==> flow/design.v <==
module ALU_16_bit(
input wire [15:0] A,
input wire [15:0] B,
input wire [3:0] ALU_FUN,
input wire clk,
output reg [15:0] ALU_OUT,
output reg Carry_Flag,
output reg Arith_Flag,
output reg Logic_Flag,
output reg CMP_Flag,
output reg Shift_Flag
);
reg [15:0] ALU_OUT_Comb;
always @ (*)
 begin
  Arith_Flag = 0;
  Logic_Flag = 0;
  CMP_Flag = 0;
  Shift_Flag = 0;
  Carry_Flag = 0;
  case (ALU_FUN)
    4'b0000: begin
	          {Carry_Flag, ALU_OUT_Comb} = A + B;
	          Arith_Flag = 1; 
			 end
	4'b0001: begin 
	          {Carry_Flag, ALU_OUT_Comb} = A - B;
	          Arith_Flag = 1;
 			 end
	4'b0010: begin 
	          ALU_OUT_Comb = A * B;
	          Arith_Flag = 1; 
			 end
	4'b0011: begin
	          if (B != 16'b0)
	           begin
			    ALU_OUT_Comb = A / B;
				Arith_Flag = 1;
			   end
			  else
			   begin
			    ALU_OUT_Comb = 16'b0;
				Arith_Flag = 1;
			   end
			 end
	4'b0100: begin 
	          ALU_OUT_Comb = A & B;
	          Logic_Flag = 1; 
			 end
	4'b0101: begin
	          ALU_OUT_Comb = A | B;
	          Logic_Flag = 1;
			 end
	4'b0110: begin 
	          ALU_OUT_Comb = ~ (A & B);
	          Logic_Flag = 1;
			 end
	4'b0111: begin
	          ALU_OUT_Comb = ~ (A | B);
	          Logic_Flag = 1;
			 end
	4'b1000: begin
	          ALU_OUT_Comb = A ^ B;
	          Logic_Flag = 1;
			 end
	4'b1001: begin 
	          ALU_OUT_Comb = ~ (A ^ B);
	          Logic_Flag = 1;
			 end
	4'b1010: begin
	          if (A == B)
	           begin
			    ALU_OUT_Comb = 16'b1;
				CMP_Flag = 1;
			   end
			  else
			   begin
			    ALU_OUT_Comb = 16'b0;
				CMP_Flag = 1;
			   end
			 end
	4'b1011: begin
	          if (A > B)
	           begin
			    ALU_OUT_Comb = 16'b10;
				CMP_Flag = 1;
			   end
			  else
			   begin
			    ALU_OUT_Comb = 16'b0;
				CMP_Flag = 1;
			   end
			 end
	4'b1100: begin
	          if (A < B)
	           begin
			    ALU_OUT_Comb = 16'b11;
				CMP_Flag = 1;
			   end
			  else
			   begin
			    ALU_OUT_Comb = 16'b0;
				CMP_Flag = 1;
			   end
			 end
	4'b1101: begin 
	          ALU_OUT_Comb = A >> 1 ;
	          Shift_Flag = 1;
			 end
	4'b1110: begin
           	  ALU_OUT_Comb = A << 1 ;
	          Shift_Flag = 1;
			 end
	default: ALU_OUT_Comb = 16'b0;
  endcase
 end
always @ (posedge clk)
 begin
  ALU_OUT <= ALU_OUT_Comb;
 end 
endmodule
clock: 31.0 ns
lec_check: 0
abc_area: 1
cap_margin: 15
core_margin: 2
core_utilization: 55
cts_cluster_diameter: 338
cts_cluster_size: 98
gpl_routability_driven: 0
gpl_timing_driven: 0
place_density: 0.6
slew_margin: 20
tns_end_percent: 15
run.sh (not shown) runs the stock make flow with config.mk's settings and CLKGATE_MAP_FILE=.
The baseline passed the timing, DRC and antenna checks.
Rerun with:
Settings changed: CAP_MARGIN 15 to 20, CORE_ASPECT_RATIO from default to 0.72, CORE_UTILIZATION 55 to 40, CTS_CLUSTER_DIAMETER 338 to default, CTS_CLUSTER_SIZE 98 to default, GPL_ROUTABILITY_DRIVEN 0 to default, GPL_TIMING_DRIVEN 0 to default, HOLD_SLACK_MARGIN from default to -0.03, PLACE_DENSITY 0.6 to default, TNS_END_PERCENT 15 to 10.
Result:
- The changed run finished with timing, DRC and antenna clean
- non-clock buffer count shrinks by 27
- design area grows by 0.46%
- area after synthesis stays the same
- via count shrinks by 0.48%
Rerun with:
Settings changed: CAP_MARGIN 20 to 40, CORE_ASPECT_RATIO 0.72 to default, CORE_MARGIN 2 to 9, CTS_CLUSTER_DIAMETER from default to 204, CTS_CLUSTER_SIZE from default to 99, GPL_ROUTABILITY_DRIVEN from default to 0, GPL_TIMING_DRIVEN from default to 0, HOLD_SLACK_MARGIN -0.03 to default, PLACE_DENSITY from default to 0.41, TNS_END_PERCENT 10 to 20.
After rerunning:
- The new run ran to the end with no violations
- count of clock-buffer cells in the layout is unchanged
- via count shrinks by 2.0%
- die area climbs by 15%
- setup slack gains 95 ps
- synthesized area does not change
- flip-flop count is unchanged
- cell count rises by 0.39%
- wire length increases by about 1.5%
- cell area climbs by 2.9%
- sequential power is lower by about 2%
- power is about the same
Rerun with:
Settings changed: CAP_MARGIN 40 to 15, CORE_MARGIN 9 to 2, CORE_UTILIZATION 40 to 70, CTS_CLUSTER_DIAMETER 204 to 338, CTS_CLUSTER_SIZE 99 to 98, PLACE_DENSITY 0.41 to 0.84, TNS_END_PERCENT 20 to 15.
Result:
- clock power shrinks by about 16%
- routed wire length shrinks by 11%
- power went down by about 2.2%
- maximum frequency came out lower by about 1.8%
- core utilization climbs by 32 points
- via count increases by about 7%
- synthesized cell count stays the same
- count of clock-buffer cells in the layout shrinks by 1
- combinational power came out lower by about 2%

* * *

cedar:
// ALU_16_bit: RTL as listed in full above, without the edits since
Settings: LEC_CHECK=0, CAP_MARGIN=20, CORE_MARGIN=2, CORE_UTILIZATION=58, SETUP_SLACK_MARGIN=-2.0, SLEW_MARGIN=20; clock period 29.3 ns.
Ran to the end and failed final checks on setup timing: cedar.
## Diff of input files: raven against cedar
# cedar
export LEC_CHECK = 0
export CAP_MARGIN = 20
export CORE_MARGIN = 2
export CORE_UTILIZATION = 58
export SETUP_SLACK_MARGIN = -2.0
export SLEW_MARGIN = 20
create_clock -name core_clock -period 29.3 [get_ports {clk}]
# raven
export LEC_CHECK = 0
export CAP_MARGIN = 20
export CORE_ASPECT_RATIO = 0.72
export CORE_MARGIN = 2
export CORE_UTILIZATION = 40
export SLEW_MARGIN = 20
export TNS_END_PERCENT = 50
create_clock -name core_clock -period 31.0 [get_ports {clk}]
## What came out
raven was carried through to the last stage, and its layout satisfied the timing, DRC and antenna checks. Worst setup slack, raven and cedar: higher on raven. Changes observed in raven relative to cedar: relative contribution of combinational cells to total power climbed 0.2 points; sum of routed wire length over all layers shows an increase of 290 um; maximum cell stage delay along the critical path went down by 0.10 ns; clock-pin transition on the worst setup and hold timing paths ~0 delta. Summary: with cedar as the reference, critical path depth in raven moved down slightly. Between cedar and raven, the multi-input logic cell count figures differ only marginally. Die size: raven exceeds cedar. Measured against cedar, the number of global-route vias before repair of raven comes out at 0.882 times the reference value. raven: clock-buffer cell count is 1 lower than what cedar reported.

* * *

JK:
Starts from the design.v that is shown in full above.
clock: 30.6 ns
lec_check: 0
cap_margin: 20
core_margin: 2
core_utilization: 48
slew_margin: 20
[inputs] MS vs JK
- a change of CORE_UTILIZATION from 48 to 72
- a change of the clock period (ns, I/O delays scaled along) from 30.6 to 39.2
[summary]
- Higher width of the die among MS and JK: JK
- Tap cell instance count, MS vs JK: down by more than a quarter
- In terms of clock network fraction of design power, JK and MS differ only marginally.
- Instance count on the critical path of MS falls short of that of JK by a few percent.
- Area: MS vs JK -> MS smaller
- Non-clock buffer area fraction after layout: MS and JK compared, lower one is MS
- MS vs. JK: routed wire length decreased by about 7% relative to the old numbers; total chip power lost 21%.
For AL, these inputs were changed with respect to MS:
- CTS_CLUSTER_SIZE newly set to 37
- CTS_CLUSTER_DIAMETER newly set to 29
- CORE_UTILIZATION changed from 72 to 68
- the clock period (ns, I/O delays scaled along) changed from 39.2 to 15.5
[summary]
- AL: it failed with a tool error in clock tree synthesis (4_1_cts), so there are no final results.
- Compared with MS, estimated wirelength of the detail-placed design in AL increased by more than a quarter.
- NOTE die height MS->AL increased by a few percent
- Going from MS to AL, gate count of the mapped netlist ~0 delta, final weighted congestion in routability-driven placement saw an increase, xor-xnor portion of the synthesized cell area flat.
- AL ended with more core outline area than MS.
- AL vs. MS: yosys synthesis chip area saw little to no change; number of enable flip-flop cells was more or less identical.
- Re area of the mapped netlist: no difference whatsoever between AL and MS.
- For total cell area at the placement stage, dividing the value from MS by the value from AL gives 0.78.
- Comparing AL and MS, the higher full die area was measured on AL.
diff inputs: AL => TR
- CTS_CLUSTER_SIZE removed (was 37)
- CORE_UTILIZATION changed from 68 to 63
- CTS_CLUSTER_DIAMETER removed (was 29)
- the clock period (ns, I/O delays scaled along) changed from 15.5 to 12.1
### Flow results
- Number of buffers inserted by port buffering: AL vs TR identical
- Taking AL as the reference point, the total cell area at the placement stage of TR rises by 0.64%.
- TR: GRT-0116 in global routing (5_1_grt) -> run aborted
- | sequential share of the synthesized area | AL vs TR | ≈ equal |
- Comparing TR against AL, there is no change at all in total cells reported by yosys after synthesis.
- Against AL, TR reports a placed wire-length estimate that is lower.

* * *

RTL: the design.v shown in full above, as it stands there.
clock: 31.0 ns
lec_check: 0
abc_area: 1
cap_margin: 40
core_margin: 9
core_utilization: 59
cts_cluster_diameter: 204
cts_cluster_size: 65
gpl_routability_driven: 0
gpl_timing_driven: 0
place_density: 0.41
slew_margin: 20
tns_end_percent: 5
Edit:
ABC_AREA = unset   (was 1)
CAP_MARGIN = 15   (was 40)
CORE_MARGIN = 2   (was 9)
CORE_UTILIZATION = 36   (was 59)
CTS_CLUSTER_DIAMETER = 338   (was 204)
CTS_CLUSTER_SIZE = 98   (was 65)
GPL_ROUTABILITY_DRIVEN = unset   (was 0)
GPL_TIMING_DRIVEN = unset   (was 0)
PLACE_DENSITY = 0.76   (was 0.41)
TNS_END_PERCENT = unset   (was 5)
=> The new run ran to the end with no violations; die area climbs by a quarter to a third; fmax drops by a few percent; routed wire length climbs by a quarter to a third.
Edit:
CAP_MARGIN = 20   (was 15)
CORE_UTILIZATION = 40   (was 36)
CTS_CLUSTER_DIAMETER = unset   (was 338)
CTS_CLUSTER_SIZE = unset   (was 98)
PLACE_DENSITY = unset   (was 0.76)
Clock power went down by about 6%.
Global-route usage goes up by 2.4 points.
Wire length is lower by about 5%.
Synthesized cell count is unchanged.
Total power goes down by 1.1%.
Setup slack is better by 0.15 ns.
Non-clock buffer count went down by 33.
Die area drops by 9.8%.
Maximum frequency rises by about 0.5%.
Core utilization goes up by 4.7 points.
Edit:
ABC_AREA = 1   (was unset)
CAP_MARGIN = 15   (was 20)
CORE_ASPECT_RATIO = 0.5   (was unset)
CORE_UTILIZATION = 72   (was 40)
CTS_CLUSTER_DIAMETER = 338   (was unset)
CTS_CLUSTER_SIZE = 98   (was unset)
GPL_ROUTABILITY_DRIVEN = 0   (was unset)
GPL_TIMING_DRIVEN = 0   (was unset)
PLACE_DENSITY = 0.83   (was unset)
TNS_END_PERCENT = 15   (was unset)
Effect: Fmax hardly moves; worst setup slack is better by 0.044 ns; final area falls by 8.0%; synthesized cell count rose by 17%; clock power went down by about 5%; count of clock-buffer cells in the layout is unchanged; synthesized area rose by 0.97%.
Edit:
ABC_AREA = unset   (was 1)
CAP_MARGIN = 20   (was 15)
CELL_PAD_IN_SITES_GLOBAL_PLACEMENT = 3   (was unset)
CORE_ASPECT_RATIO = unset   (was 0.5)
CORE_UTILIZATION = 40   (was 72)
CTS_CLUSTER_DIAMETER = unset   (was 338)
CTS_CLUSTER_SIZE = unset   (was 98)
GPL_ROUTABILITY_DRIVEN = unset   (was 0)
GPL_TIMING_DRIVEN = unset   (was 0)
PLACE_DENSITY = unset   (was 0.83)
SLEW_MARGIN = 30   (was 20)
TNS_END_PERCENT = 10   (was 15)
The new run passed the timing, DRC and antenna checks.
Clock power went up by 6.9%.
First-iteration DRC count went down by 35%.
Routed wire length went up by 36%.
Hold slack improves by 0.20 ns.
Edit:
ABC_AREA = 1   (was unset)
CELL_PAD_IN_SITES_GLOBAL_PLACEMENT = 2   (was 3)
CORE_ASPECT_RATIO = 1.36   (was unset)
CTS_CLUSTER_DIAMETER = 324   (was unset)
HOLD_SLACK_MARGIN = -0.03   (was unset)
PLACE_DENSITY_LB_ADDON = 0.09   (was unset)
SLEW_MARGIN = 20   (was 30)
The changed run went through all stages and came out clean.
Synthesized cell count increases by 17%.
Core utilization decreases by 8.7 points.
Worst setup slack gets better by 0.87 ns.
Final area decreases by 14%.
Cell count decreases by 1.4%.
Clock-buffer cell count is unchanged.
Sequential power increases by about 6%.
Critical path depth increases by 48.
Via count decreases by 7.9%.
First-iteration DRC count decreases by 32%.
Die size increases by 1.0%.

* * *

// ALU_16_bit: RTL as listed in full above, without the edits since
Settings: LEC_CHECK=0, CAP_MARGIN=5, CELL_PAD_IN_SITES_DETAIL_PLACEMENT=2, CELL_PAD_IN_SITES_GLOBAL_PLACEMENT=3, CORE_ASPECT_RATIO=0.95, CORE_MARGIN=2, CORE_UTILIZATION=40, GPL_ROUTABILITY_DRIVEN=0, GPL_TIMING_DRIVEN=0, SLEW_MARGIN=30, TNS_END_PERCENT=10; clock period 46.9 ns.
Change:
- CAP_MARGIN: 5 -> 20
- CELL_PAD_IN_SITES_DETAIL_PLACEMENT: 2 -> default
- CELL_PAD_IN_SITES_GLOBAL_PLACEMENT: 3 -> default
- CORE_ASPECT_RATIO: 0.95 -> default
- CORE_UTILIZATION: 40 -> 49
- GPL_ROUTABILITY_DRIVEN: 0 -> default
- GPL_TIMING_DRIVEN: 0 -> default
- SLEW_MARGIN: 30 -> 20
- TNS_END_PERCENT: 10 -> default
- clock period: 46.9 -> 11.3 ns (I/O delays scaled with it)
- This time the run completed and failed the layout checks on negative setup slack
- routed wire length rises by 3.4%
- combinational power rose to 5.0 times its value
- hold slack degrades by 7100 ps
- via count went up by 18%
- non-clock buffer count rises by 572
Change:
- CORE_UTILIZATION: 49 -> 17
- clock period: 11.3 -> 39.2 ns (I/O delays scaled with it)
What happened:
- With this change the flow passed the timing, DRC and antenna checks
- clock-buffer cell count stays the same
- total power is lower by well over a third
- die area goes up to 2.8 times its value
- clock power shrinks by well over a third
- routed wire length came out lower by roughly a tenth
- via count falls by about a fifth
- area after synthesis is unchanged
- worst setup slack is better by 16000 ps
- final cell count went up by a few percent
- critical path depth came out lower by 13
Change:
- CORE_UTILIZATION: 17 -> 65
- CTS_CLUSTER_DIAMETER: default -> 383
- CTS_CLUSTER_SIZE: default -> 96
- clock period: 39.2 -> 11.3 ns (I/O delays scaled with it)
Effect:
- Now the flow never finished: it broke off in clock tree synthesis (4_1_cts)
- die area is lower by well over a third
- synthesized cell count is unchanged
- area after synthesis stays the same

* * *

## job 101
Starts from the design.v that is shown in full above.
Settings: LEC_CHECK=0, ABC_AREA=1, CAP_MARGIN=20, CELL_PAD_IN_SITES_GLOBAL_PLACEMENT=2, CORE_ASPECT_RATIO=0.64, CORE_MARGIN=2, CORE_UTILIZATION=24, CTS_CLUSTER_DIAMETER=112, GPL_ROUTABILITY_DRIVEN=0, GPL_TIMING_DRIVEN=0, HOLD_SLACK_MARGIN=0.13, MAX_ROUTING_LAYER=met5, MIN_ROUTING_LAYER=met2, PLACE_DENSITY=0.47, SLEW_MARGIN=35, TNS_END_PERCENT=30; clock period 32.2 ns.
Job 101 did not stop at any stage, and its layout met the timing, DRC and antenna checks.
#### Input delta (job 102 over job 101)
- SETUP_SLACK_MARGIN now 3.44, previously not set
- CORE_MARGIN now 8, was 2
- CORE_UTILIZATION now 37, was 24
- MIN_ROUTING_LAYER now met1, was met2
- CTS_CLUSTER_SIZE now 30, previously not set
- MAX_ROUTING_LAYER now met4, was met5
- the clock period (ns, I/O delays scaled along) now 17.6, was 32.2
--- outcome ---
Job 102 had finished all stages when the layout checks came back failing, citing setup timing. Job 102 reports a lower global-route usage than job 101 does. Wire: job 102 routes less than job 101. In the metrics for job 101 and job 102, the one carrying the higher critical path depth is job 102. In job 102, the minimum hold slack came out 2.96 ns below the value in job 101.

* * *

Starts from the design.v that is shown in full above.
clock: 29.3 ns
lec_check: 0
cap_margin: 20
core_margin: 2
core_utilization: 65
cts_cluster_diameter: 339
setup_slack_margin: -2.0
slew_margin: 20
tns_end_percent: 5
The baseline finished but failed the layout checks on negative setup slack.
Rerun with:
CORE_UTILIZATION = 40   (was 65)
CTS_CLUSTER_DIAMETER = default   (was 339)
SETUP_SLACK_MARGIN = default   (was -2.0)
TNS_END_PERCENT = default   (was 5)
clock period = 30.6 ns   (was 29.3 ns; I/O delays follow)
After rerunning: This time the run completed without violations; via count shrinks by roughly a tenth; utilization shrinks by 36 points; global-route usage shrinks by 19 points; setup slack is better by 2200 ps; sequential cell count does not change; clock-buffer cell count shrinks by 1; cell count stays flat; cell area shrinks by a few percent; die size grows by well over a third; synthesized area does not change; worst hold slack is better by 200 ps.
Rerun with:
CORE_UTILIZATION = 59   (was 40)
clock period = 15.5 ns   (was 30.6 ns; I/O delays follow)
The changed run stopped in global routing (5_1_grt); synthesized cell count is unchanged; die size came out lower by a quarter to a third; area after synthesis stays the same.
Rerun with:
CORE_UTILIZATION = 70   (was 59)
CTS_CLUSTER_DIAMETER = 29   (was default)
CTS_CLUSTER_SIZE = 37   (was default)
SETUP_SLACK_MARGIN = 2.22   (was default)
TNS_END_PERCENT = 60   (was default)
Now the flow died in clock tree synthesis (4_1_cts).
Synthesized area stays the same.
Die area decreases by 15%.
Synthesized cell count does not change.
Rerun with:
CORE_UTILIZATION = 57   (was 70)
CTS_CLUSTER_DIAMETER = default   (was 29)
CTS_CLUSTER_SIZE = default   (was 37)
SETUP_SLACK_MARGIN = 5.0   (was 2.22)
TNS_END_PERCENT = default   (was 60)
clock period = 28.4 ns   (was 15.5 ns; I/O delays follow)
What happened:
- This time the run never finished: it broke off in global routing (5_1_grt)
- die size rises by 22%
- synthesized area does not change
- synthesized cell count stays the same
Power is estimated from default activity; no workload was simulated.
